==> v8 <==
==> flow/design.v <==
module division(input clk, input rst, input start, input [31:0] dividendo, divisor,
                output [31:0] cociente, residuo, output done);
reg [31:0] shift_register;
reg [31:0] pre_divisor;
reg [31:0] cont;
reg idle;                       
reg done_r;                     
reg [15:0] resta, pre_cocido, res, cocido;
always @ (posedge clk) begin
  done_r <= 1'b0;
  if (rst) begin
    idle = 1'b1;
  end else if (idle) begin
    if (start) begin
      cont = 32'b0;
      shift_register = {8'b0, dividendo[15:0]};
      pre_cocido = 16'b0;
      pre_divisor = divisor;
      shift_register = shift_register << 1;
      cont = cont + 1'b1;
      idle = 1'b0;
    end
  end else begin
    if (cont < 5'd17) begin
      if (shift_register[31:16] < pre_divisor[15:0]) begin
        pre_cocido = pre_cocido << 1;
      end else begin
        resta = shift_register[31:16] - pre_divisor[15:0];
        pre_cocido = pre_cocido << 1;
        pre_cocido[0] = 1'b1;
        shift_register[31:16] = resta;
      end
      shift_register = shift_register << 1;
      cont = cont + 1'b1;
    end else begin
      cocido = pre_cocido;
      res = shift_register[31:16]>>1;
      idle = 1'b1;
      done_r <= 1'b1;
    end
  end
end
assign cociente = {16'b0, cocido};
assign residuo = {16'b0, res};
assign done = done_r;
endmodule
==> flow/run.sh <==
#!/bin/bash
# the make line also repeats each setting of config.mk as NAME=value (left out here)
make -C /OpenROAD-flow-scripts/flow DESIGN_CONFIG=/design/flow/config.mk WORK_HOME=/design/flow/orfs CLKGATE_MAP_FILE= finish
==> flow/config.mk <==
export PLATFORM = sky130hd
export DESIGN_NAME = division
export DESIGN_NICKNAME = division
export VERILOG_FILES = /design/flow/design.v
export SDC_FILE = /design/flow/constraint.sdc
export NUM_CORES = 4
export LEC_CHECK = 0
export ABC_AREA = 1
export CAP_MARGIN = 20
export CORE_MARGIN = 2
export CORE_UTILIZATION = 72
export CTS_CLUSTER_DIAMETER = 94
export PLACE_DENSITY_LB_ADDON = 0.01
export SETUP_SLACK_MARGIN = 0.18
export SLEW_MARGIN = 20
==> flow/constraint.sdc <==
create_clock -name core_clock -period 2.55 [get_ports {clk}]
set_input_delay 0.5100 -clock core_clock [delete_from_list [all_inputs] [get_ports {clk}]]
set_output_delay 0.5100 -clock core_clock [all_outputs]
set_load 0.01 [all_outputs]
==> v31: changes against v8 <==
- CTS_CLUSTER_DIAMETER: 94 -> not set
- CTS_CLUSTER_SIZE: not set -> 74
- PLACE_DENSITY: not set -> 0.35
- PLACE_DENSITY_LB_ADDON: 0.01 -> not set
- SETUP_SLACK_MARGIN: 0.18 -> 0.64
==> flow/constraint.sdc (replaced) <==
create_clock -name core_clock -period 2.61 [get_ports {clk}]
set_input_delay 0.5220 -clock core_clock [delete_from_list [all_inputs] [get_ports {clk}]]
set_output_delay 0.5220 -clock core_clock [all_outputs]
set_load 0.01 [all_outputs]
==> v26: changes against v8 <==
- CORE_UTILIZATION: 72 -> 40
- CTS_CLUSTER_DIAMETER: 94 -> not set
- GPL_TIMING_DRIVEN: not set -> 0
- PLACE_DENSITY_LB_ADDON: 0.01 -> not set
- SETUP_SLACK_MARGIN: 0.18 -> not set
==> flow/constraint.sdc (replaced) <==
create_clock -name core_clock -period 2.94 [get_ports {clk}]
set_input_delay 0.5880 -clock core_clock [delete_from_list [all_inputs] [get_ports {clk}]]
set_output_delay 0.5880 -clock core_clock [all_outputs]
set_load 0.01 [all_outputs]
==> run summary <==
This note records the results obtained with Yosys and OpenROAD.

Outcome
The flow ran to the end and the layout has no timing, DRC or antenna violations.

Final layout
Measured on the final layout, the clock distribution area share stands at about 6.5%. The tally of filler cells in the layout is around 1,600. The end-of-flow core utilization is 50.92%. The layout report gives the register share of total cell area as between 40% and 50%.

Critical path
The worst setup path is captured at a register. Walking the critical path from launch to capture passes 6 cell instances. The startpoint class of the critical path is a register.

Clock network
The quantity of gates resized following cts is 0. The clock-pin slew on the worst setup and hold paths is approximately 0.060 ns.
That was v26.
==> run summary <==
This note records the results obtained with Yosys and OpenROAD.

Final layout
The tally of filler cells in the layout is ~510. The end-of-flow core utilization is between 80% and 90%. After layout the clock buffers and inverters come to around 6.5% of cell area. The sequential cell area share is 45.74%. Looking at the area split, the leading class of cells is sequential cells.

The layout has 18 clock buffers.

Critical path
The startpoint class of the critical path is a register. The critical path crosses 13 cells after its start point.

Clock network
The timing report gives the clock slew at the launch and capture registers of the worst setup and hold paths as roughly 0.06 ns. In this run, post-CTS repair resized a total of 0 instances. In this run the deepest clock path goes through 2 buffers.

Outcome
The run finished with no timing, DRC or antenna violations.

Drt
The count of antenna diodes in the layout is 0.
That was v8.
==> run summary <==
Summary of implementation figures.

Outcome
The run stopped with a tool error. Per the run summary, the flow got no further than 5_1_grt. The tool reported: "[ERROR GRT-0232] Routing congestion too high. Check the congestion heatmap in the GUI".

Floorplan
After floorplanning, the core was sized to cover 9639 um2. The x dimension of the die is between 100 and 150 um.

Global routing
Summed over all layers, the global routing overflow is between 300 and 400. Global routing consumed, on the met2 layer, 106.5% of the routing resources.

Clock network
The quantity of gates resized following cts is 32.

Logic synthesis
The synthesized netlist has a Yosys-reported chip area of 7077 um2. The XOR/XNOR share of the synthesized area is under 10%.

Placed design
The final HPWL from detailed placement is approximately 11 mm.
That was v31.

==> v10: inputs <==
RTL: the design.v shown in full above, as it stands there.
Settings: LEC_CHECK=0, ABC_AREA=1, CAP_MARGIN=20, CORE_MARGIN=2, CORE_UTILIZATION=72, CTS_CLUSTER_DIAMETER=373, CTS_CLUSTER_SIZE=100, PLACE_DENSITY=0.6, SLEW_MARGIN=20, TNS_END_PERCENT=5; clock period 4.78 ns.
run.sh (not shown) runs the stock make flow with config.mk's settings and CLKGATE_MAP_FILE=.
==> v2: changes against v10 <==
- ABC_AREA: 1 -> unset
- CORE_UTILIZATION: 72 -> 66
- CTS_CLUSTER_DIAMETER: 373 -> unset
- CTS_CLUSTER_SIZE: 100 -> unset
- PLACE_DENSITY: 0.6 -> unset
- SETUP_SLACK_MARGIN: unset -> -0.19
- TNS_END_PERCENT: 5 -> unset
==> flow/constraint.sdc (replaced) <==
create_clock -name core_clock -period 2.46 [get_ports {clk}]
set_input_delay 0.4920 -clock core_clock [delete_from_list [all_inputs] [get_ports {clk}]]
set_output_delay 0.4920 -clock core_clock [all_outputs]
set_load 0.01 [all_outputs]
==> qor summary <==
| metric | v2 | v10 |
|---|---|---|
| Run status | finished with violations | timing/DRC/antenna clean |
| Reasons for failing layout checks | setup timing | - |
| Worst Max-Slew Pin Slew | 0.506 ns | 1.11 ns |
| Combinational power share | 0.097 | 0.098 |
| Pre-Place Util | 0.678 | 0.734 |
| Global routing met1 resource utilization | 0.285 | 0.384 |
| Arithmetic-cell share of the synthesized area counting full adders, half adders and majority gates | 0.0393 | 0.0347 |
| Total clock network power | 2.51 mW | 1.24 mW |
| Relative max-transition margin | 0.662 | 0.263 |
| Post-layout util | 0.857 | 0.864 |
| Per-cell via count in the routed design | 5.52 | 5.57 |
| Seq share, synth | 0.613 | 0.540 |
| Number of antenna violations at the first check in global routing | 0 | 1 |
| Clk Latency, worst-skew pair | 0.52 ns | 0.54 ns |
| Sequential share of power | 0.453 | 0.466 |
| Worst min-delay path endpoint | cocido[14]$_DFFE_PP_ | cocido[15]$_DFFE_PP_ |
| Non-Clock Buffer Area Fraction | 0.134 | 0.0877 |
| Worst reg2reg path startpoint | shift_register[16]$_DFFE_PP_ | cont[19]$_SDFFCE_PP0P_ |
| Worst setup slack after layout | -0.0346 ns | 2.02 ns |
| Stage-log warning count | 61 | 63 |
| Worst path max stage delay | 0.36 ns | 0.73 ns |
| Synthesis-to-finish area growth | 26.4% | 17.7% |
| Area of the multi-input gates | 2180 um2 | 2600 um2 |
| Final hold slack | 0.440 ns | 0.419 ns |
| First drt pass iteration count | 4 | 6 |
| Final std cells w/o fill | 722 | 989 |
| Worst endpoint required time | 2.71 ns | 4.99 ns |
Power and IR drop assume default switching activity.
